==> flow/design.v <==
module flopr(clock, reset, d, q);
    parameter WIDTH = 8;
    input clock; 
    input reset;
    input [WIDTH-1:0] d; 
    output reg [WIDTH-1:0] q;   
    always @(posedge clock, posedge reset)
        if (reset)
            q <= 0;
        else 
            q <= d;
endmodule
module adder(a, b, sum);
    input [31:0] a;
    input [31:0] b;
    output [31:0] sum;
    assign sum = a + b;
endmodule
module mux2(d0, d1, s, y);
    parameter WIDTH = 8;
    input [WIDTH-1:0] d0; 
    input [WIDTH-1:0] d1;
    input s;
    output [WIDTH-1:0] y;
    assign y = s ? d1 : d0;
endmodule
module mux3(d0, d1, d2, s, y);
    parameter WIDTH = 8;
    input [WIDTH-1:0] d0; 
    input [WIDTH-1:0] d1;
    input [WIDTH-1:0] d2;
    input [1:0] s;
    output [WIDTH-1:0] y;
    assign y = s[1] ? d2 : (s[0] ? d1 : d0);
endmodule
module mux8(d0, d1, d2, d3, d4, d5, d6, d7, s, y);
    parameter WIDTH = 8;
    input [WIDTH-1:0] d0;
    input [WIDTH-1:0] d1;
    input [WIDTH-1:0] d2;
    input [WIDTH-1:0] d3;
    input [WIDTH-1:0] d4;
    input [WIDTH-1:0] d5;
    input [WIDTH-1:0] d6;
    input [WIDTH-1:0] d7;
    input [2:0] s;
    output reg [WIDTH-1:0] y;
    always @*
        begin
            case(s)
                3'b000: y = d0;
                3'b001: y = d1;
                3'b010: y = d2;
                3'b011: y = d3;
                3'b100: y = d4;
                3'b101: y = d5;
                3'b110: y = d6;
                3'b111: y = d7;
                default: y = d0;
            endcase
        end
endmodule
module regfile(clock, write_enable, address_read_1, address_read_2, address_write, write_data, read_data_1, read_data_2);
    input clock;
    input write_enable;
    input [4:0] address_read_1;
    input [4:0] address_read_2;
    input [4:0] address_write;
    input [31:0] write_data;
    output [31:0] read_data_1;
    output [31:0] read_data_2;
    reg [31:0] registers[31:0];
    always @(posedge clock)
        begin
            if (write_enable) 
                registers[address_write] <= write_data;
        end
    assign read_data_1 = (address_read_1 != 0) ? registers[address_read_1] : 0;  
    assign read_data_2 = (address_read_2 != 0) ? registers[address_read_2] : 0;  
endmodule
module generate_immediate(instruction, immediate);
    input [31:0] instruction;
    output reg [31:0] immediate;
    always @*
        begin
            case(instruction[6:0])
                7'b0000011,                                                                                                      
                7'b0010011,                                                                                                      
                7'b1100111: immediate = {{20{instruction[31]}}, instruction[31:20]};                                             
                7'b0100011: immediate = {{20{instruction[31]}}, instruction[31:25], instruction[11:7]};                          
                7'b1100011: immediate = {{20{instruction[31]}}, instruction[7], instruction[30:25],  instruction[11:8], 1'b0};   
                7'b1101111: immediate = {{12{instruction[31]}}, instruction[19:12], instruction[20], instruction[30:21], 1'b0};  
                7'b0110111,                                                                                                      
                7'b0010111: immediate = {instruction[31:12], 12'b0};                                                             
                default: immediate = 32'bx;  
            endcase
        end
endmodule
module alu(src_A, src_B, ALU_control, ALU_result, zero);
    input [31:0] src_A;
    input [31:0] src_B;
    input [3:0] ALU_control;
    output reg [31:0] ALU_result;
    output zero;
    always @*
        case(ALU_control)
            4'b0000: ALU_result <= src_A + src_B;  
            4'b0001: ALU_result <= src_A - src_B;  
            4'b0010: ALU_result <= src_A & src_B;  
            4'b0011: ALU_result <= src_A | src_B;  
            4'b0100: ALU_result <= src_A ^ src_B;  
            4'b0101: ALU_result <= ($signed(src_A) < $signed(src_B)) ? 1 : 0;  
            4'b0110: ALU_result <= ($unsigned(src_A) < $unsigned(src_B)) ? 1 : 0;  
            4'b0111: ALU_result <= $signed(src_A) >>> src_B[4:0];  
            4'b1000: ALU_result <= $signed(src_A) >> src_B[4:0];  
            4'b1001: ALU_result <= $signed(src_A) << src_B[4:0];  
            default: ALU_result <= 32'd0;  
        endcase
    assign zero = (ALU_result == 0) ? 1 : 0;  
endmodule
module select_read(funct3, read_data_in, read_data_out);
    input [2:0] funct3;
    input [31:0] read_data_in;
    output reg [31:0] read_data_out;
    always @*
        begin
            case(funct3)
                3'b000: read_data_out = {{24{read_data_in[7]}}, read_data_in[7:0]};      
                3'b001: read_data_out = {{16{read_data_in[15]}}, read_data_in[15:0]};    
                3'b010: read_data_out = read_data_in;                                    
                3'b100: read_data_out = {24'b0, read_data_in[7:0]};                      
                3'b101: read_data_out = {16'b0, read_data_in[15:0]};                     
                default: read_data_out = 32'bx;  
            endcase
        end
endmodule
module main_decoder(opcode, funct3, reg_write, ALU_select, memory_control, result_select, branch, ALU_op, jump);
    input [6:0] opcode;
    input [2:0] funct3;
    output reg_write;
    output ALU_select;
    output [3:0] memory_control;
    output [2:0] result_select;
    output branch;
    output [1:0] ALU_op;
    output jump;
    reg [12:0] controls;
    assign {reg_write, ALU_select, memory_control, result_select, branch, ALU_op, jump} = controls;   
    always @*
        case(opcode)      
            7'b0000011:                                          
                case(funct3)
                    3'b000: controls = 13'b1_1_0010_001_0_00_0;      
                    3'b001: controls = 13'b1_1_0100_001_0_00_0;      
                    3'b010: controls = 13'b1_1_0000_001_0_00_0;      
                    3'b100: controls = 13'b1_1_1010_001_0_00_0;      
                    3'b101: controls = 13'b1_1_1100_001_0_00_0;      
                    default: controls = 13'bx_x_x_xxxx_xxx_xx_x;     
                endcase
            7'b0100011:
                case(funct3)
                    3'b000: controls = 13'b0_1_0011_000_0_00_0;      
                    3'b001: controls = 13'b0_1_0101_000_0_00_0;      
                    3'b010: controls = 13'b0_1_0001_000_0_00_0;      
                    default: controls = 13'bx_x_x_xxxx_xxx_xx_x;     
                endcase
            7'b0110011: controls = 13'b1_0_0000_000_0_10_0;          
            7'b0010111: controls = 13'b1_0_0000_100_0_00_0;          
            7'b0110111: controls = 13'b1_0_0000_011_0_00_0;          
            7'b1100011: controls = 13'b0_0_0000_000_1_01_0;          
            7'b0010011: controls = 13'b1_1_0000_000_0_10_0;          
            7'b1100111: controls = 13'b1_1_0000_010_0_00_1;          
            7'b1101111: controls = 13'b1_0_0000_010_0_00_1;          
            default:    controls = 13'bx_x_xxxx_xxx_x_xx_x;          
        endcase
endmodule
module alu_decoder(opcode_b5, funct3, funct7b5, ALU_op, ALU_control);
    input opcode_b5;
    input [2:0] funct3;
    input funct7b5;
    input [1:0] ALU_op;
    output reg [3:0] ALU_control;
    wire R_type_subtract;
    wire shift_arithemetic;
    assign R_type_subtract = funct7b5 & opcode_b5;  
    assign shift_arithemetic = funct7b5;  
    always @*
        case(ALU_op)
            2'b00: ALU_control = 3'b000;  
            2'b01:
                case(funct3)
                    3'b000: ALU_control = 4'b0001;  
                    3'b001: ALU_control = 4'b0001;  
                    3'b100: ALU_control = 4'b0101;  
                    3'b101: ALU_control = 4'b0101;  
                    3'b110: ALU_control = 4'b0110;  
                    3'b111: ALU_control = 4'b0110;  
                    default: ALU_control = 4'bxxxx;  
                endcase
            default:
                case(funct3)  
                    3'b000: 
                        begin
                            if (R_type_subtract)
                                ALU_control = 3'b001;  
                            else
                                ALU_control = 3'b000;  
                        end
                    3'b001: ALU_control = 4'b1001;  
                    3'b010: ALU_control = 4'b0101;  
                    3'b011: ALU_control = 4'b0110;  
                    3'b100: ALU_control = 4'b0100;  
                    3'b101:
                        begin
                            if(shift_arithemetic)
                                ALU_control = 4'b0111;  
                            else
                                ALU_control = 4'b1000;  
                        end
                    3'b110: ALU_control = 4'b0011;  
                    3'b111: ALU_control = 4'b0010;  
                    default: ALU_control = 4'bxxxx;  
                endcase
        endcase
endmodule
module controller(opcode, funct3, funct7b5, zero, result_select, memory_control, PC_select, ALU_select, reg_write, jump, ALU_control);
    input [6:0] opcode;
    input [2:0] funct3;  
    input funct7b5;
    input zero;
    output [2:0] result_select;
    output [3:0] memory_control;
    output reg [1:0] PC_select;
    output ALU_select;
    output reg_write;
    output jump;
    output [3:0] ALU_control;
    wire [1:0] ALU_op;
    wire branch;
    main_decoder main_decoder
    (
        opcode,              
        funct3,              
        reg_write,           
        ALU_select,          
        memory_control,      
        result_select,       
        branch,              
        ALU_op,              
        jump                 
    );
    alu_decoder alu_decoder
    (
        opcode[5],       
        funct3,          
        funct7b5,        
        ALU_op,          
        ALU_control      
    );
    always @*
        if(jump)
            case(opcode[3])
                1'b0: PC_select = 2'b10;             
                1'b1: PC_select = 2'b01;             
                default: PC_select = 2'b01;
            endcase
        else
            case(funct3)
                3'b000: PC_select = branch & zero;    
                3'b001: PC_select = branch & ~zero;   
                3'b100: PC_select = branch & ~zero;   
                3'b101: PC_select = branch & zero;    
                3'b110: PC_select = branch & ~zero;   
                3'b111: PC_select = branch & zero;    
                default: PC_select = 2'b00;
            endcase           
endmodule
module datapath(clock, reset, result_select, PC_select, ALU_select, reg_write, ALU_control, instruction, read_data, zero, PC, ALU_result, write_data);
    input clock;
    input reset;
    input [2:0] result_select;
    input [1:0] PC_select;
    input ALU_select;
    input reg_write;
    input [3:0] ALU_control;
    input [31:0] instruction;
    input [31:0] read_data;
    output zero;
    output [31:0] PC;
    output [31:0] ALU_result;
    output [31:0] write_data;
    wire [31:0] PC_next;
    wire [31:0] PC_plus4;
    wire [31:0] PC_target;
    wire [31:0] immediate;
    wire [31:0] src_A;
    wire [31:0] src_B;
    wire [31:0] read_data_out;
    wire [31:0] result;
    flopr #(32) pc_reg(clock, reset, PC_next, PC);
    adder pc_add4(PC, 32'd4, PC_plus4);
    adder pc_addbranch(PC, immediate, PC_target);
    mux3 #(32) pc_mux(PC_plus4, PC_target, ALU_result, PC_select, PC_next);
    regfile regfile(clock, reg_write, instruction[19:15], instruction[24:20], instruction[11:7], result, src_A, write_data);
    generate_immediate generate_immediate(instruction, immediate);
    mux2 #(32) src_B_mux(write_data, immediate, ALU_select, src_B);
    alu alu(src_A, src_B, ALU_control, ALU_result, zero);
    select_read select_read(instruction[14:12], read_data, read_data_out);
    mux8 #(32) result_mux(ALU_result, read_data_out, PC_plus4, immediate, PC_target, 32'hxxxxxxxx, 32'hxxxxxxxx, 32'hxxxxxxxx, result_select, result);
endmodule
module cpu(clock, reset, instruction, read_data, memory_control, PC, ALU_result, write_data);
    input clock;
    input reset;
    input [31:0] instruction;
    input [31:0] read_data;
    output [3:0] memory_control;
    output [31:0] PC;
    output [31:0] ALU_result;
    output [31:0] write_data;
    wire [1:0] PC_select;
    wire ALU_select; 
    wire reg_write;
    wire jump;
    wire zero;
    wire [2:0] result_select;
    wire [3:0] ALU_control;
    controller controller
    (
        instruction[6:0],        
        instruction[14:12],      
        instruction[30],         
        zero,                    
        result_select,           
        memory_control,          
        PC_select,               
        ALU_select,              
        reg_write,               
        jump,                    
        ALU_control              
    );
    datapath datapath
    (
        clock,                   
        reset,                   
        result_select,           
        PC_select,               
        ALU_select,              
        reg_write,               
        ALU_control,             
        instruction,             
        read_data,               
        zero,                    
        PC,                      
        ALU_result,              
        write_data               
    );
endmodule
==> flow/run.sh <==
#!/bin/bash
# the make line also repeats each setting of config.mk as NAME=value (left out here)
make -C /OpenROAD-flow-scripts/flow DESIGN_CONFIG=/design/flow/config.mk WORK_HOME=/design/flow/orfs CLKGATE_MAP_FILE= finish
==> flow/config.mk <==
export PLATFORM = sky130hd
export DESIGN_NAME = cpu
export DESIGN_NICKNAME = cpu
export VERILOG_FILES = /design/flow/design.v
export SDC_FILE = /design/flow/constraint.sdc
export NUM_CORES = 4
export LEC_CHECK = 0
export CAP_MARGIN = 20
export CELL_PAD_IN_SITES_DETAIL_PLACEMENT = 1
export CELL_PAD_IN_SITES_GLOBAL_PLACEMENT = 1
export CORE_MARGIN = 2
export CORE_UTILIZATION = 58
export CTS_CLUSTER_DIAMETER = 233
export GPL_ROUTABILITY_DRIVEN = 0
export PLACE_DENSITY_LB_ADDON = 0.16
export SETUP_SLACK_MARGIN = 2.8
export SLEW_MARGIN = 25
==> flow/constraint.sdc <==
create_clock -name core_clock -period 18.7 [get_ports {clock}]
set_input_delay 3.7400 -clock core_clock [delete_from_list [all_inputs] [get_ports {clock}]]
set_output_delay 3.7400 -clock core_clock [all_outputs]
set_load 0.01 [all_outputs]
==> results_slide.txt, run 1 <==
Physical Implementation Snapshot

Synthesis
  • Flops after synth: between 1,000 and 1,500
  • EDFF count, synth: about 1,000
  • Synth async-reset ratio: 0.0303
  • Count of cell types in the netlist: between 100 and 150
  • Main logic family: multiplexers
  • Post-synth area hogs: edfxtp_1 49%, mux4_2 19%, mux2i_1 2.8%
  • Ys flop type: edfxtp_1
  • AO/OA Area Share: 0.119
  • Synthesized area per cell: ~14 sq um
  • Chip Area, Yosys: approximately 63,000 sq um
  • Synthesized area: 62,900 sq um
  • Sequential area share after synthesis: 0.501
  • Yosys top cell by instances: edfxtp_1
  • Top-area cell share: 0.489
  • Simple-Gate Area Share: 0.0774
  • Synth area leader: edfxtp_1
  • Post-Syn Instances: approximately 4,600
  • Commonest cells post-synth: 1,024 x edfxtp_1, 534 x mux4_2, 303 x nor2_1, 241 x a21oi_1, 230 x nand2_1
  • Xor+xnor area frac: 0.00919
  • Adders+Majority by Area: 0.0272
  • Yosys warns: 9
  • Syn nets: between 4,000 and 5,000
  • MUX share of area: 0.230
  • # Cells Yosys: between 4,000 and 5,000

Timing
  • Final worst slack: 2.85 ns
  • Final Skew: 0.0366 ns
  • Final Cycle Share: 0.848
  • Setup violators final: 0
  • Max-slew headroom: 0.172
  • Max Slew Vio Count: 0
  • Slew @ Worst Pin: between 1 and 1.5 ns
  • Hold Violations, Final: 0
  • Setup TNS: 0 ns
  • Tmin final: between 15 and 20 ns
  • RSZ-0062 raised after global routing: false
  • Peak Freq: between 60 and 70 MHz

Worst setup path
  • R2R setup slack: about 9 ns
  • CP max stage delay: approximately 1.1 ns
  • Buffers and inverters on the worst path: 4
  • CP startpoint: instruction[18]
  • CP max stage cell: a221oi_1
  • Worst Setup Path Type: input port to primary output
  • Startpoint Class: input port
  • Reg2reg start: datapath.regfile.registers[15][6]$_DFFE_PP_
  • CP endpoint: ALU_result[29]
  • CP endpoint kind: primary output
  • Req. time, crit path: 14.96 ns
  • CP top delay family: AND-OR/OR-AND gates
  • Worst r2r dst: datapath.pc_reg.q[31]$_DFF_PP0_
  • CP Depth: 22
  • Crit path max fanout: 21
  • Worst EP arrival: 12.11 ns
  • R2R depth: 26
  • Critical path cell sequence: buf_2 -> buf_4 -> or3_2 -> o221ai_1 -> o22ai_1 -> a221oi_1 -> nand2_1 -> inv_1 -> ha_1 -> and2_1 -> o211ai_1 -> nor4b_1 -> nor4b_1 -> o21ai_0 -> o21ai_0 -> a41oi_1 -> a211oi_2 -> a211oi_1 -> a41o_1 -> and2_1 -> a211o_1 -> clkdlybuf4s50_1

Die
  • IO Count: roughly 170
  • Die width: roughly 330 microns
  • Die height: ~330 microns
  • Fp_density: 0.586
  • Chip area: about 110,000 sq um
  • Cell Rows: approximately 120
  • Core area: ~110,000 sq um

Clock tree
  • Hold Buf Count CTS: 0
  • Clk pin slew, worst setup/hold paths: 0.06 ns
  • Root Driver: clkbuf_16
  • Clock Tree Buf Depth: 3
  • Clock sinks: 1,056
  • H-tree levels: 3
  • Worst skew pair latency: ~0.74 ns
  • TritonCTS clock tree: built
  • CTS Buf Count: 106

Layout
  • Layout Nets: ~4,900
  • Logic area: 29,700 sq um
  • Final Cell Area: 70,000 sq um
  • Syn-to-layout area delta: 11.3%
  • Filler Cell Count: 9,805
  • Area occupied by registers: 31,600 sq um

Pwr
  • Part of the power in registers: 0.400
  • Net Sw Frac: 0.336
  • Internal power: between 4 and 5 mW
  • Pwr Density: 100 nW/um^2
  • Combinational power share: 0.281
  • Top power group: sequential cells
  • P_comb: a little under 2 mW
  • Power share of the clock group: 0.319
  • Clk. pwr: roughly 2.2 mW
  • Seq group: between 2 and 3 mW
  • NetSw: between 2 and 2.5 mW
  • Pleak: around 24 nW
  • VDD IR-drop max: ~92 uV

Drt
  • DRC Markers: 0
  • Routed Antenna Nets: 0
  • Total number of vias: between 50,000 and 60,000
  • WL/cell: between 40 and 50 microns
  • Post-Route WL: between 200 and 300 mm
  • Iter 0 DRT Violations: between 9,000 and 10,000
  • Drt first pass iters: 7
  • Via density: 8.29

Place
  • Final HPWL DP: between 150 and 200 mm
  • Buffers on Ports: between 150 and 200
  • Placed Area: 66,300 sq um
  • Setup WS pre-CTS: approximately 2 ns

GRT
  • Vias in the first global route: ~51,000
  • Initial antenna violation count: 12
  • Total track usage: 0.491
  • First-pass GRT wire length: about 390 mm
  • Pin count of the biggest net entering global routing: roughly 93
  • Grt ovf: 0

Min path
  • WHS Endpoint: datapath.pc_reg.q[31]$_DFF_PP0_
  • Hold path depth: 2
  • Hold WC Path Type: flop to flop
  • Hold Path Origin: datapath.pc_reg.q[31]$_DFF_PP0_

Flow run
  • Max-Cap Viols: 0
  • Number of OpenROAD warnings: between 90 and 100

Outcome
  • Outcome: no timing/DRC/antenna violations
==> stage by stage <==
stage | power, mW | instances | hold WS, ns | util
6_report | 7.02 | 6150 | 0.714 | 0.652
5_1_grt | 7.14 | 6143 | 0.735 | 0.652
4_1_cts | 6.91 | 6139 | 0.705 | 0.651
3_5_place_dp | 4.69 | 5943 | 0.696 | 0.618
3_3_place_gp | 4.64 | 5943 | 0.664 | 0.617
2_1_floorplan | 3.94 | 4575 | 0.638 | -
==> routing by layer <==
layer | share of wire | wire (microns) | track usage | vias up
met5 | 0.00019 | 51 | 0 | -
met4 | 0.10 | 27400 | 0.387 | 8
met3 | 0.15 | 41700 | 0.168 | 1629
met2 | 0.43 | 119000 | 0.720 | 5254
met1 | 0.31 | 86200 | 0.597 | 25256
li1 | - | - | - | 18816
==> layout make-up <==
type,count,share of cell area
repair buffers,324,0.0423
diodes,8,0.000286
inverters,132,0.00717
well taps,1403,0.0251
clock inverters,74,0.0105
flip-flops and latches,1056,0.451
multi-input cells,3032,0.424
clock buffers,121,0.0396
==> repair_timing <==
item,CTS,global route
cloned,1,1
endpoints found under the setup margin,6,7
pin swaps,0,1
gates resized,5,10
setup buffers,0,0
==> run 2: changes to the inputs <==
Settings changed: ABC_AREA from default to 0, CAP_MARGIN 20 to 0, CELL_PAD_IN_SITES_DETAIL_PLACEMENT 1 to default, CELL_PAD_IN_SITES_GLOBAL_PLACEMENT 1 to default, CORE_UTILIZATION 58 to 72, CTS_CLUSTER_DIAMETER 233 to default, GPL_ROUTABILITY_DRIVEN 0 to default, PLACE_DENSITY from default to 0.67, PLACE_DENSITY_LB_ADDON 0.16 to default, SETUP_SLACK_MARGIN 2.8 to -0.48, SLEW_MARGIN 25 to 20.
Clock period 18.7 ns to 6.58 ns, I/O delays scaled along.
==> run 2 against run 1 <==
  * Area after synthesis stayed put
  * The run now fails in clock tree synthesis (4_1_cts)
  * Die size shrank 19%
  * Synthesized cell count is the same
==> results_slide.txt, run 2 <==
Key Metrics from the Run

Synthesis
  • Synthesized area per cell: 13.8 sq um (unchanged)
  • Ys flop type: edfxtp_1 (unchanged)
  • Yosys top cell by instances: edfxtp_1 (unchanged)
  • Synthesized area: 62,900 sq um (unchanged)
  • Xor+xnor area frac: 0.00919 (unchanged)
  • Top-area cell share: 0.489 (unchanged)
  • Sequential area share after synthesis: 0.501 (unchanged)
  • Adders+Majority by Area: 0.0272 (unchanged)
  • Flops after synth: 1,056 (unchanged)
  • AO/OA Area Share: 0.119 (unchanged)
  • Synth async-reset ratio: 0.0303 (unchanged)
  • Count of cell types in the netlist: 119 (unchanged)
  • Yosys warns: 9 (unchanged)
  • # Cells Yosys: 4,575 (unchanged)
  • Post-Syn Instances: 4,575 (unchanged)
  • Main logic family: multiplexers (unchanged)
  • MUX share of area: 0.230 (unchanged)
  • Synth area leader: edfxtp_1 (unchanged)
  • Commonest cells post-synth: 1,024 x edfxtp_1, 534 x mux4_2, 303 x nor2_1, 241 x a21oi_1, 230 x nand2_1 (unchanged)
  • EDFF count, synth: 1,024 (unchanged)
  • Simple-Gate Area Share: 0.0774 (unchanged)
  • Syn nets: 4,776 (unchanged)
  • Chip Area, Yosys: 62,900 sq um (unchanged)
  • Post-synth area hogs: edfxtp_1 49%, mux4_2 19%, mux2i_1 2.8% (unchanged)

Place
  • GPL Wtd Cong: between 1 and 1.5
  • Setup WS pre-CTS: -2.79 ns (was 2.04 ns)
  • Buffers on Ports: 165 (unchanged)
  • Placed insts: 6,636 (was 5,943)
  • Final HPWL DP: 211 mm (was 160 mm)
  • Placed Area: 74,200 sq um (was 66,300 sq um)

Die
  • Chip area: 89,800 sq um (was 111,000 sq um)
  • Core area: 86,600 sq um (was 107,000 sq um)
  • Die width: 300 microns (was 333 microns)
  • Die height: 300 microns (was 333 microns)
  • IO Count: 166 (unchanged)
  • Cell Rows: 108 (was 120)
  • Fp_density: 0.726 (was 0.586)

Outcome
  • Error: [ERROR DPL-0033] detailed placement checks failed during check placement.
  • Last step reached: clock tree synthesis (4_1_cts)
  • Outcome: stopped before the end (was no timing/DRC/antenna violations)
==> run 2: through the flow <==
step                setup TNS [ns]   util
floorplan                  -249.85      -
global placement           -627.13  0.857
detailed placement         -999.20  0.857
==> run 3: changes to the inputs <==
Settings changed: ABC_AREA 0 to 1, CAP_MARGIN 0 to 5, CELL_PAD_IN_SITES_DETAIL_PLACEMENT from default to 1, CELL_PAD_IN_SITES_GLOBAL_PLACEMENT from default to 2, CORE_UTILIZATION 72 to 31, CTS_CLUSTER_DIAMETER from default to 292, GPL_ROUTABILITY_DRIVEN from default to 1, MAX_ROUTING_LAYER from default to met5, MIN_ROUTING_LAYER from default to met2, PLACE_DENSITY 0.67 to default, PLACE_DENSITY_LB_ADDON from default to 0.23, SETUP_SLACK_MARGIN -0.48 to default, SLEW_MARGIN 20 to 30.
Clock period 6.58 ns to 14.7 ns, I/O delays scaled along.
==> run 3 against run 2 <==
  * Now clean on timing, DRC and antenna
  * Area after synthesis up 2.8%
  * Die size up 140%
  * Synthesized cell count up 70%
==> results_slide.txt, run 3 <==
Physical Implementation Snapshot

Layout
  • Filler Cell Count: between 20,000 and 25,000
  • Syn-to-layout area delta: 14.6%
  • Layout Nets: about 8,000
  • Area occupied by registers: 31,600 sq um
  • Final Util: 0.358
  • Finished Layout Cells: 10,692
  • Logic area: 29,200 sq um
  • Final Cell Area: about 74,000 sq um

Die
  • Die height: 461 microns (was 300 microns)
  • Chip area: 212,000 sq um (was 89,800 sq um)
  • Die width: 461 microns (was 300 microns)
  • Fp_density: 0.312 (was 0.726)
  • Core area: 207,000 sq um (was 86,600 sq um)
  • IO Count: 166 (unchanged)
  • Cell Rows: 167 (was 108)

Worst setup path
  • CP endpoint kind: primary output
  • CP endpoint: ALU_result[31]
  • Req. time, crit path: about 12 ns
  • Startpoint Class: input port
  • R2R setup slack: around 6.2 ns
  • CP Depth: 25
  • CP top delay family: simple AND/OR/NAND/NOR gates
  • Reg2reg start: datapath.regfile.registers[7][2]$_DFFE_PP_
  • Worst Setup Path Type: input port to primary output
  • Worst EP arrival: about 11 ns
  • CP max stage cell: nand4_1
  • Crit path max fanout: about 110
  • Buffers and inverters on the worst path: 6
  • R2R depth: 40
  • CP max stage delay: between 0.9 and 1 ns
  • Most frequent CP cell: nand3_1
  • Worst r2r dst: datapath.pc_reg.q[13]$_DFF_PP0_
  • CP startpoint: instruction[15]

Timing
  • Final Skew: around 0.056 ns
  • Final worst slack: ~1.0 ns
  • Tmin final: between 10 and 15 ns
  • Slew @ Worst Pin: roughly 1.1 ns
  • Max Slew Vio Count: 0
  • Hold slack: about 0.68 ns
  • Hold Violations, Final: 0
  • Final Cycle Share: 0.931
  • Setup TNS: 0 ns
  • Max-slew headroom: 0.237
  • Setup violators final: 0
  • Peak Freq: ~73 MHz
  • RSZ-0062 raised after global routing: false

Clock tree
  • TritonCTS clock tree: built
  • Clock sinks: between 1,000 and 1,500
  • Hold Buf Count CTS: 0
  • Worst skew pair latency: about 0.85 ns
  • Clk pin slew, worst setup/hold paths: 0.07 ns
  • Number of gates resized after cts: 0
  • CTS Buf Count: around 130
  • Buffer count from post-CTS setup fixing: 0
  • Root Driver: clkbuf_16
  • H-tree levels: 4
  • Clock Tree Buf Depth: 3

Outcome
  • Outcome: no timing/DRC/antenna violations (was stopped before the end)

Min path
  • Hold Path Origin: datapath.pc_reg.q[0]$_DFFE_PP0P_
  • Hold path depth: 2
  • Hold WC Path Type: flop to flop
  • WHS Endpoint: datapath.pc_reg.q[0]$_DFFE_PP0P_

Pwr
  • Part of the power in registers: 0.364
  • VDD IR-drop max: 89.8 uV
  • Top power group: sequential cells
  • Combinational power share: 0.298
  • Design Power: roughly 10 mW
  • Pwr Density: roughly 130 nW/um^2
  • NetSw: around 3.8 mW
  • Net Sw Frac: 0.383
  • Clk. pwr: 3.38 mW
  • P_comb: 2.98 mW
  • Internal power: 6.17 mW
  • Power share of the clock group: 0.338
  • Seq group: 3.64 mW
  • Pleak: 27.4 nW

Synthesis
  • Synthesized area per cell: 8.30 sq um (was 13.8 sq um)
  • Chip Area, Yosys: 64,700 sq um (was 62,900 sq um)
  • Synth area leader: edfxtp_1 (unchanged)
  • Yosys top cell by instances: nor2_1 (was edfxtp_1)
  • Sequential area share after synthesis: 0.488 (was 0.501)
  • Top-area cell share: 0.475 (was 0.489)
  • Syn nets: 7,992 (was 4,776)
  • Commonest cells post-synth: 1,241 x nor2_1, 1,209 x nand2_1, 1,046 x o21ai_0, 1,024 x edfxtp_1, 883 x nand3_1 (was 1,024 x edfxtp_1, 534 x mux4_2, 303 x nor2_1, 241 x a21oi_1, 230 x nand2_1)
  • Post-synth area hogs: edfxtp_1 48%, o21ai_0 8.1%, nor2_1 7.2% (was edfxtp_1 49%, mux4_2 19%, mux2i_1 2.8%)
  • Ys flop type: edfxtp_1 (unchanged)
  • EDFF count, synth: 1,024 (unchanged)
  • # Cells Yosys: 7,791 (was 4,575)
  • Post-Syn Instances: 7,791 (was 4,575)
  • Main logic family: simple AND/OR/NAND/NOR gates (was multiplexers)
  • Simple-Gate Area Share: 0.231 (was 0.0774)
  • MUX share of area: 0.00294 (was 0.230)
  • Yosys warns: 9 (unchanged)
  • Xor+xnor area frac: 0.00772 (was 0.00919)
  • Adders+Majority by Area: 0.0265 (was 0.0272)
  • Flops after synth: 1,056 (unchanged)
  • Count of cell types in the netlist: 69 (was 119)
  • Synth async-reset ratio: 0.0303 (unchanged)
  • AO/OA Area Share: 0.179 (was 0.119)
  • Synthesized area: 64,700 sq um (was 62,900 sq um)

Drt
  • Total number of vias: 86,493
  • Drt first pass iters: 26
  • Via density: around 8
  • DRC Markers: 0
  • Post-Route WL: about 360 mm
  • WL/cell: roughly 34 microns
  • Iter 0 DRT Violations: about 21,000
  • Routed Antenna Nets: 0

Place
  • Final HPWL DP: 224 mm (was 211 mm)
  • Buffers on Ports: 165 (unchanged)
  • Placed insts: 10,418 (was 6,636)
  • Setup WS pre-CTS: 1.12 ns (was -2.79 ns)
  • GPL Wtd Cong: 1.08 (was 1.12)
  • Placed Area: 69,700 sq um (was 74,200 sq um)

GRT
  • Total track usage: 0.499
  • Initial antenna violation count: 1
  • Grt ovf: 0
  • Vias in the first global route: 94,632
  • Pin count of the biggest net entering global routing: approximately 140
  • First-pass GRT wire length: around 500 mm

Flow run
  • Max-Cap Viols: 0
  • Number of OpenROAD warnings: approximately 120
run 3: per-layer routing:
| metal | track usage | vias up | part of all wire |
|---|---|---|---|
| met5 | 0.386 | - | 0.024 |
| met4 | 0.164 | 246 | 0.12 |
| met3 | 0.644 | 4081 | 0.41 |
| met2 | 0.553 | 27325 | 0.44 |
| met1 | - | 27449 | 0 |
| li1 | - | 27392 | - |
run 3: cell type report:
cell class	count	area share
multi-input cells	5738	0.394
diodes	42	0.00142
flip-flops and latches	1056	0.426
inverters	448	0.0233
clock buffers	154	0.0454
well taps	2788	0.0470
repair buffers	390	0.0512
clock inverters	76	0.0118
==> run 4: changes to the inputs <==
Settings changed: ABC_AREA 1 to default, CAP_MARGIN 5 to 0, CELL_PAD_IN_SITES_GLOBAL_PLACEMENT 2 to default, CORE_UTILIZATION 31 to 62, CTS_CLUSTER_DIAMETER 292 to 132, MAX_ROUTING_LAYER met5 to met4, MIN_ROUTING_LAYER met2 to default, PLACE_DENSITY_LB_ADDON 0.23 to default, SETUP_SLACK_MARGIN from default to 2.84.
Clock period 14.7 ns to 11.0 ns, I/O delays scaled along.
==> run 4 against run 3 <==
  * The flow now stops in global routing (5_1_grt)
  * Area after synthesis shrank 2.7%
  * Synthesized cell count shrank 41%
  * Die size shrank 51%
==> results_slide.txt, run 4 <==
Key Metrics from the Run

GRT
  • Grt ovf: about 2,300
  • Total track usage: 0.955

Die
  • Fp_density: 0.627 (was 0.312)
  • Core area: 100,000 sq um (was 207,000 sq um)
  • IO Count: 166 (unchanged)
  • Die width: 323 microns (was 461 microns)
  • Die height: 323 microns (was 461 microns)
  • Chip area: 104,000 sq um (was 212,000 sq um)
  • Cell Rows: 116 (was 167)

Synthesis
  • Xor+xnor area frac: 0.00919 (was 0.00772)
  • Count of cell types in the netlist: 119 (was 69)
  • Synth async-reset ratio: 0.0303 (unchanged)
  • Commonest cells post-synth: 1,024 x edfxtp_1, 534 x mux4_2, 303 x nor2_1, 241 x a21oi_1, 230 x nand2_1 (was 1,241 x nor2_1, 1,209 x nand2_1, 1,046 x o21ai_0, 1,024 x edfxtp_1, 883 x nand3_1)
  • MUX share of area: 0.230 (was 0.00294)
  • AO/OA Area Share: 0.119 (was 0.179)
  • Top-area cell share: 0.489 (was 0.475)
  • Adders+Majority by Area: 0.0272 (was 0.0265)
  • Syn nets: 4,776 (was 7,992)
  • Synth area leader: edfxtp_1 (unchanged)
  • Flops after synth: 1,056 (unchanged)
  • Post-synth area hogs: edfxtp_1 49%, mux4_2 19%, mux2i_1 2.8% (was edfxtp_1 48%, o21ai_0 8.1%, nor2_1 7.2%)
  • Yosys warns: 9 (unchanged)
  • Post-Syn Instances: 4,575 (was 7,791)
  • # Cells Yosys: 4,575 (was 7,791)
  • Yosys top cell by instances: edfxtp_1 (was nor2_1)
  • Main logic family: multiplexers (was simple AND/OR/NAND/NOR gates)
  • Sequential area share after synthesis: 0.501 (was 0.488)
  • Synthesized area: 62,900 sq um (was 64,700 sq um)
  • Simple-Gate Area Share: 0.0774 (was 0.231)
  • Ys flop type: edfxtp_1 (unchanged)
  • Chip Area, Yosys: 62,900 sq um (was 64,700 sq um)
  • EDFF count, synth: 1,024 (unchanged)
  • Synthesized area per cell: 13.8 sq um (was 8.30 sq um)

Outcome
  • Last step reached: global routing (5_1_grt)
  • Error: [ERROR GRT-0116] Global routing finished with congestion. Check the congestion regions in the DRC Viewer.
  • Outcome: stopped before the end (was no timing/DRC/antenna violations)

Place
  • Final HPWL DP: 205 mm (was 224 mm)
  • Setup WS pre-CTS: -0.686 ns (was 1.12 ns)
  • Buffers on Ports: 165 (unchanged)
  • Placed insts: 6,057 (was 10,418)
  • GPL Wtd Cong: 1.05 (was 1.08)

Clock tree
  • Clock Tree Buf Depth: 3 (unchanged)
  • Clock sinks: 1,056 (unchanged)
  • Root Driver: clkbuf_16 (unchanged)
  • H-tree levels: 3 (was 4)
  • CTS Buf Count: 106 (was 131)
-- run 4: stage by stage --
step | setup TNS, ns | power, mW | area (sq um)
2_1_floorplan | 0 | 6.76 | 63700
3_3_place_gp | -0.200 | 8.11 | 67900
3_5_place_dp | -10.48 | 8.30 | 67900
4_1_cts | 0 | 12.9 | 75200
-- run 4: repair_timing --
item | 4_1_cts
buffers inserted | 135
cloned | 20
resized | 442
pin swaps | 106
endpoints found under the hold margin | 0
hold buffers | 0
endpoints found under the setup margin | 899
-- run 4: layer usage --
metal	track usage	overflow
met5	-	-
met4	0.944	513
met3	0.908	529
met2	1.01	885
met1	0.940	382
==> run 5: changes to the inputs <==
Settings changed: CAP_MARGIN 0 to 20, CELL_PAD_IN_SITES_DETAIL_PLACEMENT 1 to 0, CORE_ASPECT_RATIO from default to 1.09, CORE_UTILIZATION 62 to 72, CTS_CLUSTER_DIAMETER 132 to 28, CTS_CLUSTER_SIZE from default to 39, GPL_ROUTABILITY_DRIVEN 1 to default, GPL_TIMING_DRIVEN from default to 1, PLACE_DENSITY_LB_ADDON from default to 0.28, SETUP_SLACK_MARGIN 2.84 to 1.56, SLEW_MARGIN 30 to 15, TNS_END_PERCENT from default to 15.
Clock period 11.0 ns to 5.29 ns, I/O delays scaled along.
==> run 5 against run 4 <==
  * Area after synthesis did not move
  * The flow stops in clock tree synthesis (4_1_cts)
  * Synthesized cell count unchanged
  * Die size is 14% lower
==> results_slide.txt, run 5 <==
Key Metrics from the Run

Outcome
  • Outcome: stopped before the end (unchanged)
  • Last step reached: clock tree synthesis (4_1_cts) (was global routing (5_1_grt))
  • Error: [ERROR DPL-0038] Utilization greater than 100%, impossible to legalize (was [ERROR GRT-0116] Global routing finished with congestion. Check the congestion regions in the DRC Viewer.)

Die
  • Die width: 287 microns (was 323 microns)
  • Fp_density: 0.725 (was 0.627)
  • Chip area: 89,800 sq um (was 104,000 sq um)
  • IO Count: 166 (unchanged)
  • Cell Rows: 113 (was 116)
  • Core area: 86,800 sq um (was 100,000 sq um)
  • Die height: 313 microns (was 323 microns)

Synthesis
  • Ys flop type: edfxtp_1 (unchanged)
  • Post-synth area hogs: edfxtp_1 49%, mux4_2 19%, mux2i_1 2.8% (unchanged)
  • Yosys top cell by instances: edfxtp_1 (unchanged)
  • # Cells Yosys: 4,575 (unchanged)
  • Synthesized area per cell: 13.8 sq um (unchanged)
  • AO/OA Area Share: 0.119 (unchanged)
  • EDFF count, synth: 1,024 (unchanged)
  • Xor+xnor area frac: 0.00919 (unchanged)
  • MUX share of area: 0.230 (unchanged)
  • Synth async-reset ratio: 0.0303 (unchanged)
  • Synthesized area: 62,900 sq um (unchanged)
  • Flops after synth: 1,056 (unchanged)
  • Post-Syn Instances: 4,575 (unchanged)
  • Yosys warns: 9 (unchanged)
  • Top-area cell share: 0.489 (unchanged)
  • Syn nets: 4,776 (unchanged)
  • Simple-Gate Area Share: 0.0774 (unchanged)
  • Commonest cells post-synth: 1,024 x edfxtp_1, 534 x mux4_2, 303 x nor2_1, 241 x a21oi_1, 230 x nand2_1 (unchanged)
  • Sequential area share after synthesis: 0.501 (unchanged)
  • Chip Area, Yosys: 62,900 sq um (unchanged)
  • Synth area leader: edfxtp_1 (unchanged)
  • Main logic family: multiplexers (unchanged)
  • Adders+Majority by Area: 0.0272 (unchanged)
  • Count of cell types in the netlist: 119 (unchanged)

Place
  • Buffers on Ports: 165 (unchanged)
  • Final HPWL DP: 205 mm (about the same)
  • Setup WS pre-CTS: -3.74 ns (was -0.686 ns)
  • GPL Wtd Cong: 1.24 (was 1.05)
==> run 5: per-stage QoR <==
| stage | std cells | area [sq um] | hold WS [ns] |
|---|---|---|---|
| detailed placement | 6653 | 74600 | 0.646 |
| global placement | 6653 | 74600 | 0.623 |
| floorplan | 4575 | 63600 | 0.638 |
==> run 6: changes to the inputs <==
Settings changed: CAP_MARGIN 20 to 5, CORE_ASPECT_RATIO 1.09 to default, CORE_MARGIN 2 to 10, CORE_UTILIZATION 72 to 46, CTS_CLUSTER_DIAMETER 28 to default, CTS_CLUSTER_SIZE 39 to default, PLACE_DENSITY from default to 0.44, PLACE_DENSITY_LB_ADDON 0.28 to default, SETUP_SLACK_MARGIN 1.56 to default, SLEW_MARGIN 15 to 30, TNS_END_PERCENT 15 to default.
Clock period 5.29 ns to 6.68 ns, I/O delays scaled along.
==> run 6 against run 5 <==
  * Now fails the layout checks on setup timing
  * Die size rose by 69%
  * Synthesized cell count did not move
  * Area after synthesis did not move
==> results_slide.txt, run 6 <==
Physical Implementation Snapshot

Die
  • Fp_density: 0.464 (was 0.725)
  • Chip area: 152,000 sq um (was 89,800 sq um)
  • Die width: 390 microns (was 287 microns)
  • Cell Rows: 135 (was 113)
  • Die height: 390 microns (was 313 microns)
  • IO Count: 166 (unchanged)
  • Core area: 136,000 sq um (was 86,800 sq um)

Timing
  • Peak Freq: 124 MHz
  • Final Cycle Share: 1.20
  • Final worst slack: -1.37 ns
  • RSZ-0062 raised after global routing: true
  • Hold slack: between 0.7 and 0.8 ns
  • Max Slew Vio Count: 0
  • Hold Violations, Final: 0
  • Tmin final: around 8.0 ns
  • Final Skew: a little over 0.07 ns
  • Slew @ Worst Pin: ~1.0 ns
  • Setup violators final: 128
  • Max-slew headroom: 0.299

Worst setup path
  • CP top delay family: simple AND/OR/NAND/NOR gates
  • CP max stage cell: or4_4
  • Worst EP arrival: slightly below 9 ns
  • CP endpoint: datapath.pc_reg.q[11]$_DFF_PP0_
  • Worst r2r dst: datapath.pc_reg.q[11]$_DFF_PP0_
  • Crit path max fanout: 5
  • CP max stage delay: 0.59 ns
  • CP startpoint: instruction[20]
  • CP endpoint kind: flop
  • Startpoint Class: input port
  • Reg2reg start: datapath.regfile.registers[16][4]$_DFFE_PP_
  • R2R depth: 29
  • CP Depth: 32
  • Buffers and inverters on the worst path: 7
  • Most frequent CP cell: buf_6
  • R2R setup slack: -0.80 ns
  • Req. time, crit path: 7.32 ns
  • Worst Setup Path Type: input port to flop

Drt
  • Drt first pass iters: 7
  • Total number of vias: about 52,000
  • Post-Route WL: approximately 280 mm
  • WL/cell: 35.3 microns
  • Via density: about 6.7
  • Iter 0 DRT Violations: ~6,600
  • Routed Antenna Nets: 0
  • DRC Markers: 0

Pwr
  • VDD IR-drop max: 275 uV
  • Pwr Density: ~260 nW/um^2
  • Seq group: about 8 mW
  • Internal power: ~15 mW
  • Part of the power in registers: 0.357
  • NetSw: roughly 7.2 mW
  • Combinational power share: 0.365
  • Clk. pwr: between 6 and 7 mW
  • Power share of the clock group: 0.278
  • Top power group: combinational cells
  • Pleak: between 30 and 40 nW
  • Net Sw Frac: 0.326
  • Design Power: 22.0 mW
  • P_comb: about 8.0 mW

Clock tree
  • Clock Tree Buf Depth: 3
  • CTS Buf Count: 111
  • H-tree levels: 3
  • Hold Buf Count CTS: 0
  • Root Driver: clkbuf_16
  • TritonCTS clock tree: built
  • Clk pin slew, worst setup/hold paths: 0.06 ns
  • Worst skew pair latency: around 0.76 ns
  • Clock sinks: around 1,100

Layout
  • Area occupied by registers: between 30,000 and 40,000 sq um
  • Syn-to-layout area delta: 36.0%
  • Final Cell Area: around 86,000 sq um
  • Filler Cell Count: a little over 10,000
  • Layout Nets: approximately 6,100
  • Logic area: between 30,000 and 40,000 sq um

GRT
  • Initial antenna violation count: 5
  • Vias in the first global route: 50,150
  • Pin count of the biggest net entering global routing: 62
  • First-pass GRT wire length: 381 mm
  • Total track usage: 0.361
  • Grt ovf: 0

Synthesis
  • Ys flop type: edfxtp_1 (unchanged)
  • Top-area cell share: 0.489 (unchanged)
  • MUX share of area: 0.230 (unchanged)
  • Syn nets: 4,776 (unchanged)
  • Main logic family: multiplexers (unchanged)
  • Sequential area share after synthesis: 0.501 (unchanged)
  • # Cells Yosys: 4,575 (unchanged)
  • Commonest cells post-synth: 1,024 x edfxtp_1, 534 x mux4_2, 303 x nor2_1, 241 x a21oi_1, 230 x nand2_1 (unchanged)
  • Chip Area, Yosys: 62,900 sq um (unchanged)
  • Xor+xnor area frac: 0.00919 (unchanged)
  • Synth area leader: edfxtp_1 (unchanged)
  • AO/OA Area Share: 0.119 (unchanged)
  • Post-synth area hogs: edfxtp_1 49%, mux4_2 19%, mux2i_1 2.8% (unchanged)
  • Simple-Gate Area Share: 0.0774 (unchanged)
  • Synthesized area per cell: 13.8 sq um (unchanged)
  • Adders+Majority by Area: 0.0272 (unchanged)
  • Synthesized area: 62,900 sq um (unchanged)
  • Post-Syn Instances: 4,575 (unchanged)
  • EDFF count, synth: 1,024 (unchanged)
  • Yosys warns: 9 (unchanged)
  • Count of cell types in the netlist: 119 (unchanged)
  • Yosys top cell by instances: edfxtp_1 (unchanged)
  • Flops after synth: 1,056 (unchanged)
  • Synth async-reset ratio: 0.0303 (unchanged)

Flow run
  • Max-Cap Viols: 0
  • Number of OpenROAD warnings: 100

Place
  • Placed Area: 75,600 sq um (was 74,600 sq um)
  • Buffers on Ports: 165 (unchanged)
  • GPL Wtd Cong: 1.04 (was 1.24)
  • Setup WS pre-CTS: -2.59 ns (was -3.74 ns)
  • Final HPWL DP: 190 mm (was 205 mm)

Min path
  • Hold path depth: 1
  • Hold WC Path Type: flop to flop
  • WHS Endpoint: datapath.pc_reg.q[0]$_DFFE_PP0P_
  • Hold Path Origin: datapath.pc_reg.q[0]$_DFFE_PP0P_

Outcome
  • Outcome: finished with violations (was stopped before the end)
  • Violated checks: setup timing
run 6: what timing repair did:
| item | in CTS | in global routing |
|---|---|---|
| resized | 619 | 264 |
| endpoints found under the setup margin | 448 | 392 |
| pin swaps | 176 | 202 |
| cloned | 26 | 9 |
| setup buffers | 178 | 108 |
run 6: layout make-up:
cell class,instances,area share
Timing Repair Buffer,1587,0.181
Tap cell,1781,0.0260
Sequential cell,1056,0.369
Inverter,132,0.00610
Clock buffer,139,0.0337
Antenna cell,3,0.0000877
Multi-Input combinational cell,3038,0.376
Clock inverter,63,0.00778
run 6: stage by stage:
step / TNS (ns) / util / std cells
final: -70.22 / 0.631 / 7799
after global routing: -108.41 / 0.631 / 7798
after CTS: -57.40 / 0.616 / 7708
after detailed placement: -700.68 / 0.557 / 7312
after global placement: -690.92 / 0.556 / 7306
after floorplan: -314.30 / - / 4575
run 6: routing by layer:
| layer | up-vias | routed length, microns | global-route usage |
|---|---|---|---|
| met1 | 26743 | 106000 | 0.472 |
| met2 | 3263 | 125000 | 0.546 |
| met5 | - | 0 | - |
| li1 | 21417 | - | - |
| met4 | 0 | 16800 | 0.169 |
| met3 | 729 | 28600 | 0.0688 |
==> run 7: changes to the inputs <==
Settings changed: CAP_MARGIN 5 to 20, CORE_MARGIN 10 to 2, CORE_UTILIZATION 46 to 69, CTS_CLUSTER_DIAMETER from default to 362, CTS_CLUSTER_SIZE from default to 42, PLACE_DENSITY 0.44 to default, PLACE_DENSITY_LB_ADDON from default to 0.01, SETUP_SLACK_MARGIN from default to 1.5, SLEW_MARGIN 30 to 20, TNS_END_PERCENT from default to 15.
Clock period 6.68 ns to 8.64 ns, I/O delays scaled along.
==> run 7 against run 6 <==
  * The flow now stops in global routing (5_1_grt)
  * Area after synthesis unchanged
  * Die size is 38% lower
  * Synthesized cell count is the same
==> results_slide.txt, run 7 <==
Key Metrics from the Run

Die
  • IO Count: 166 (unchanged)
  • Cell Rows: 110 (was 135)
  • Die width: 306 microns (was 390 microns)
  • Fp_density: 0.698 (was 0.464)
  • Chip area: 93,600 sq um (was 152,000 sq um)
  • Core area: 90,100 sq um (was 136,000 sq um)
  • Die height: 306 microns (was 390 microns)

Outcome
  • Last step reached: global routing (5_1_grt)
  • Error: [ERROR GRT-0116] Global routing finished with congestion. Check the congestion regions in the DRC Viewer.
  • Outcome: stopped before the end (was finished with violations)

Synthesis
  • # Cells Yosys: 4,575 (unchanged)
  • Synthesized area per cell: 13.8 sq um (unchanged)
  • Yosys top cell by instances: edfxtp_1 (unchanged)
  • Flops after synth: 1,056 (unchanged)
  • Post-Syn Instances: 4,575 (unchanged)
  • Commonest cells post-synth: 1,024 x edfxtp_1, 534 x mux4_2, 303 x nor2_1, 241 x a21oi_1, 230 x nand2_1 (unchanged)
  • EDFF count, synth: 1,024 (unchanged)
  • Post-synth area hogs: edfxtp_1 49%, mux4_2 19%, mux2i_1 2.8% (unchanged)
  • Synth area leader: edfxtp_1 (unchanged)
  • Adders+Majority by Area: 0.0272 (unchanged)
  • Synthesized area: 62,900 sq um (unchanged)
  • MUX share of area: 0.230 (unchanged)
  • Xor+xnor area frac: 0.00919 (unchanged)
  • Chip Area, Yosys: 62,900 sq um (unchanged)
  • Yosys warns: 9 (unchanged)
  • Simple-Gate Area Share: 0.0774 (unchanged)
  • Count of cell types in the netlist: 119 (unchanged)
  • Sequential area share after synthesis: 0.501 (unchanged)
  • Synth async-reset ratio: 0.0303 (unchanged)
  • Top-area cell share: 0.489 (unchanged)
  • Ys flop type: edfxtp_1 (unchanged)
  • Main logic family: multiplexers (unchanged)
  • AO/OA Area Share: 0.119 (unchanged)
  • Syn nets: 4,776 (unchanged)

GRT
  • Total track usage: 0.865
  • Grt ovf: ~470

Clock tree
  • CTS Buf Count: 29 (was 111)
  • H-tree levels: 1 (was 3)
  • Clock sinks: 1,056 (unchanged)
  • Root Driver: clkbuf_16 (unchanged)
  • Hold Buf Count CTS: 0 (unchanged)
  • Clock Tree Buf Depth: 3 (unchanged)

Place
  • GPL Wtd Cong: 1.13 (was 1.04)
  • Placed insts: 6,502 (was 7,312)
  • Placed Area: 72,800 sq um (was 75,600 sq um)
  • Final HPWL DP: 198 mm (was 190 mm)
  • Setup WS pre-CTS: -1.11 ns (was -2.59 ns)
  • Buffers on Ports: 165 (unchanged)
[run 7: per-layer routing]
| layer | GRT overflow | global-route usage |
|---|---|---|
| met1 | 21 | 0.859 |
| met2 | 232 | 0.963 |
| met3 | 48 | 0.751 |
| met4 | 167 | 0.853 |
| met5 | - | - |
[run 7: stage by stage]
stage	util	hold slack (ns)
CTS	0.869	0.727
floorplan	-	0.638
detailed placement	0.808	0.684
global placement	0.808	0.679
[run 7: what timing repair did]
item                       4_1_cts
setup buffers                  156
resized                        741
setup endpoints to repair      714
pin swaps                      215
cloned                          21
==> run 8: changes to the inputs <==
Settings changed: CELL_PAD_IN_SITES_DETAIL_PLACEMENT 0 to default, CORE_UTILIZATION 69 to 64, CTS_CLUSTER_DIAMETER 362 to 356, CTS_CLUSTER_SIZE 42 to 98, GPL_TIMING_DRIVEN 1 to default, MAX_ROUTING_LAYER met4 to default, PLACE_DENSITY from default to 0.41, PLACE_DENSITY_LB_ADDON 0.01 to default, SETUP_SLACK_MARGIN 1.5 to default, TNS_END_PERCENT 15 to 30.
Clock period 8.64 ns to 6.26 ns, I/O delays scaled along.
==> run 8 against run 7 <==
  * The flow again stops in global routing (5_1_grt)
  * Synthesized cell count is the same
  * Die size rose by 7.7%
  * Area after synthesis unchanged
==> results_slide.txt, run 8 <==
Key Metrics from the Run

Outcome
  • Outcome: stopped before the end (unchanged)
  • Last step reached: global routing (5_1_grt) (unchanged)
  • Error: [ERROR GRT-0232] Routing congestion too high. Check the congestion heatmap in the GUI. (was [ERROR GRT-0116] Global routing finished with congestion. Check the congestion regions in the DRC Viewer.)

Synthesis
  • Ys flop type: edfxtp_1 (unchanged)
  • Synthesized area per cell: 13.8 sq um (unchanged)
  • Chip Area, Yosys: 62,900 sq um (unchanged)
  • MUX share of area: 0.230 (unchanged)
  • Main logic family: multiplexers (unchanged)
  • Count of cell types in the netlist: 119 (unchanged)
  • EDFF count, synth: 1,024 (unchanged)
  • Yosys top cell by instances: edfxtp_1 (unchanged)
  • Post-Syn Instances: 4,575 (unchanged)
  • Top-area cell share: 0.489 (unchanged)
  • Post-synth area hogs: edfxtp_1 49%, mux4_2 19%, mux2i_1 2.8% (unchanged)
  • Sequential area share after synthesis: 0.501 (unchanged)
  • AO/OA Area Share: 0.119 (unchanged)
  • # Cells Yosys: 4,575 (unchanged)
  • Xor+xnor area frac: 0.00919 (unchanged)
  • Simple-Gate Area Share: 0.0774 (unchanged)
  • Flops after synth: 1,056 (unchanged)
  • Synth async-reset ratio: 0.0303 (unchanged)
  • Synthesized area: 62,900 sq um (unchanged)
  • Syn nets: 4,776 (unchanged)
  • Synth area leader: edfxtp_1 (unchanged)
  • Commonest cells post-synth: 1,024 x edfxtp_1, 534 x mux4_2, 303 x nor2_1, 241 x a21oi_1, 230 x nand2_1 (unchanged)
  • Adders+Majority by Area: 0.0272 (unchanged)
  • Yosys warns: 9 (unchanged)

Die
  • Die width: 318 microns (was 306 microns)
  • Core area: 97,800 sq um (was 90,100 sq um)
  • Die height: 318 microns (was 306 microns)
  • IO Count: 166 (unchanged)
  • Cell Rows: 115 (was 110)
  • Fp_density: 0.643 (was 0.698)
  • Chip area: 101,000 sq um (was 93,600 sq um)

Place
  • Buffers on Ports: 165 (unchanged)
  • Placed Area: 75,300 sq um (was 72,800 sq um)
  • Setup WS pre-CTS: -2.46 ns (was -1.11 ns)
  • Final HPWL DP: 194 mm (was 198 mm)
  • Placed insts: 6,854 (was 6,502)
  • GPL Wtd Cong: 1.11 (was 1.13)

Clock tree
  • Clock sinks: 1,056 (unchanged)
  • Hold Buf Count CTS: 0 (unchanged)
  • CTS Buf Count: 14 (was 29)
  • Clock Tree Buf Depth: 3 (unchanged)
  • H-tree levels: 1 (unchanged)
  • Root Driver: clkbuf_16 (unchanged)

GRT
  • Grt ovf: 168
  • Total track usage: 0.830
## run 8: metal layers
layer  GRT overflow  GRT usage
met1             11      0.832
met2             68      0.941
met3              7      0.734
met4             80      0.817
met5              2      0.494
## run 8: stage by stage
stage | power (mW) | utilization
floorplan | 11.8 | -
global placement | 15.5 | 0.770
detailed placement | 15.7 | 0.770
CTS | 18.5 | 0.813
## run 8: timing repair
action / 4_1_cts
hold endpoints to repair: 0
pin swaps: 155
endpoints found under the setup margin: 544
setup buffers: 149
cloned: 26
gates resized: 480
==> run 9: changes to the inputs <==
Settings changed: CORE_UTILIZATION 64 to 70, CTS_CLUSTER_DIAMETER 356 to default, CTS_CLUSTER_SIZE 98 to 50, PLACE_DENSITY 0.41 to default, PLACE_DENSITY_LB_ADDON from default to 0.01, TNS_END_PERCENT 30 to default.
Clock period 6.26 ns to 8.05 ns, I/O delays scaled along.
==> run 9 against run 8 <==
  * The flow stops in clock tree synthesis (4_1_cts)
  * Die size fell by 8.5%
  * Synthesized cell count did not move
  * Area after synthesis did not move
==> results_slide.txt, run 9 <==
Key Metrics from the Run

Die
  • IO Count: 166 (unchanged)
  • Die width: 304 microns (was 318 microns)
  • Cell Rows: 109 (was 115)
  • Fp_density: 0.709 (was 0.643)
  • Die height: 304 microns (was 318 microns)
  • Core area: 88,800 sq um (was 97,800 sq um)
  • Chip area: 92,300 sq um (was 101,000 sq um)

Outcome
  • Error: [ERROR DPL-0033] detailed placement checks failed during check placement. (was [ERROR GRT-0232] Routing congestion too high. Check the congestion heatmap in the GUI.)
  • Outcome: stopped before the end (unchanged)
  • Last step reached: clock tree synthesis (4_1_cts) (was global routing (5_1_grt))

Synthesis
  • # Cells Yosys: 4,575 (unchanged)
  • Count of cell types in the netlist: 119 (unchanged)
  • Synthesized area: 62,900 sq um (unchanged)
  • Synth async-reset ratio: 0.0303 (unchanged)
  • Simple-Gate Area Share: 0.0774 (unchanged)
  • Sequential area share after synthesis: 0.501 (unchanged)
  • Post-Syn Instances: 4,575 (unchanged)
  • Yosys top cell by instances: edfxtp_1 (unchanged)
  • EDFF count, synth: 1,024 (unchanged)
  • MUX share of area: 0.230 (unchanged)
  • Adders+Majority by Area: 0.0272 (unchanged)
  • Synth area leader: edfxtp_1 (unchanged)
  • Synthesized area per cell: 13.8 sq um (unchanged)
  • Chip Area, Yosys: 62,900 sq um (unchanged)
  • Yosys warns: 9 (unchanged)
  • Post-synth area hogs: edfxtp_1 49%, mux4_2 19%, mux2i_1 2.8% (unchanged)
  • Main logic family: multiplexers (unchanged)
  • Commonest cells post-synth: 1,024 x edfxtp_1, 534 x mux4_2, 303 x nor2_1, 241 x a21oi_1, 230 x nand2_1 (unchanged)
  • AO/OA Area Share: 0.119 (unchanged)
  • Ys flop type: edfxtp_1 (unchanged)
  • Syn nets: 4,776 (unchanged)
  • Flops after synth: 1,056 (unchanged)
  • Top-area cell share: 0.489 (unchanged)
  • Xor+xnor area frac: 0.00919 (unchanged)

Place
  • Setup WS pre-CTS: -1.67 ns (was -2.46 ns)
  • Final HPWL DP: 199 mm (was 194 mm)
  • Buffers on Ports: 165 (unchanged)
  • GPL Wtd Cong: 1.19 (was 1.11)
[run 9: metrics by stage]
stage	std cells	total power, mW	instance area [sq um]	util
detailed placement	6537	11.8	73100	0.823
global placement	6533	11.6	73000	0.822
floorplan	4575	9.21	63500	-
==> run 10: changes to the inputs <==
Settings changed: CELL_PAD_IN_SITES_DETAIL_PLACEMENT from default to 1, CORE_UTILIZATION 70 to 55, CTS_CLUSTER_DIAMETER from default to 285, CTS_CLUSTER_SIZE 50 to 35, GPL_ROUTABILITY_DRIVEN from default to 0, GPL_TIMING_DRIVEN from default to 0, MIN_ROUTING_LAYER from default to met1, PLACE_DENSITY_LB_ADDON 0.01 to 0.25, SETUP_SLACK_MARGIN from default to 2.73, TNS_END_PERCENT from default to 35.
Clock period 8.05 ns to 9.42 ns, I/O delays scaled along.
==> run 10 against run 9 <==
  * The flow stops in global routing (5_1_grt)
  * Area after synthesis did not move
  * Synthesized cell count is the same
  * Die size rose by 27%
==> results_slide.txt, run 10 <==
Key Metrics from the Run

Outcome
  • Outcome: stopped before the end (unchanged)
  • Last step reached: global routing (5_1_grt) (was clock tree synthesis (4_1_cts))
  • Error: [ERROR GRT-0116] Global routing finished with congestion. Check the congestion regions in the DRC Viewer. (was [ERROR DPL-0033] detailed placement checks failed during check placement.)

Synthesis
  • Synthesized area per cell: 13.8 sq um (unchanged)
  • Commonest cells post-synth: 1,024 x edfxtp_1, 534 x mux4_2, 303 x nor2_1, 241 x a21oi_1, 230 x nand2_1 (unchanged)
  • # Cells Yosys: 4,575 (unchanged)
  • Post-synth area hogs: edfxtp_1 49%, mux4_2 19%, mux2i_1 2.8% (unchanged)
  • Chip Area, Yosys: 62,900 sq um (unchanged)
  • Yosys top cell by instances: edfxtp_1 (unchanged)
  • Count of cell types in the netlist: 119 (unchanged)
  • Synth area leader: edfxtp_1 (unchanged)
  • Syn nets: 4,776 (unchanged)
  • Post-Syn Instances: 4,575 (unchanged)
  • Synth async-reset ratio: 0.0303 (unchanged)
  • Synthesized area: 62,900 sq um (unchanged)
  • MUX share of area: 0.230 (unchanged)
  • Top-area cell share: 0.489 (unchanged)
  • Ys flop type: edfxtp_1 (unchanged)
  • Main logic family: multiplexers (unchanged)
  • Flops after synth: 1,056 (unchanged)
  • Xor+xnor area frac: 0.00919 (unchanged)
  • EDFF count, synth: 1,024 (unchanged)
  • AO/OA Area Share: 0.119 (unchanged)
  • Simple-Gate Area Share: 0.0774 (unchanged)
  • Yosys warns: 9 (unchanged)
  • Sequential area share after synthesis: 0.501 (unchanged)
  • Adders+Majority by Area: 0.0272 (unchanged)

Die
  • Fp_density: 0.552 (was 0.709)
  • Die height: 342 microns (was 304 microns)
  • Cell Rows: 124 (was 109)
  • Die width: 342 microns (was 304 microns)
  • Chip area: 117,000 sq um (was 92,300 sq um)
  • IO Count: 166 (unchanged)
  • Core area: 114,000 sq um (was 88,800 sq um)

GRT
  • Grt ovf: 348
  • Total track usage: 0.781

Clock tree
  • Clock sinks: 1,056
  • H-tree levels: 2
  • Root Driver: clkbuf_16
  • Clock Tree Buf Depth: 3
  • CTS Buf Count: 36

Place
  • Final HPWL DP: 226 mm (was 199 mm)
  • Placed insts: 6,341 (was 6,537)
  • Buffers on Ports: 152 (was 165)
  • Setup WS pre-CTS: -3.68 ns (was -1.67 ns)
  • Placed Area: 69,900 sq um (was 73,100 sq um)
==> run 10: timing repair <==
action | CTS
hold buffers | 0
hold endpoints to repair | 0
pin swaps | 112
endpoints found under the setup margin | 1121
gates cloned | 5
gates resized | 717
setup buffers | 134
==> run 10: routing by layer <==
metal  global-route usage  GRT overflow
met5                0.488            10
met4                0.704           133
met3                0.721            44
met2                0.884           123
met1                0.789            38
No activity file was given, so power comes from the tool's default toggle rates.
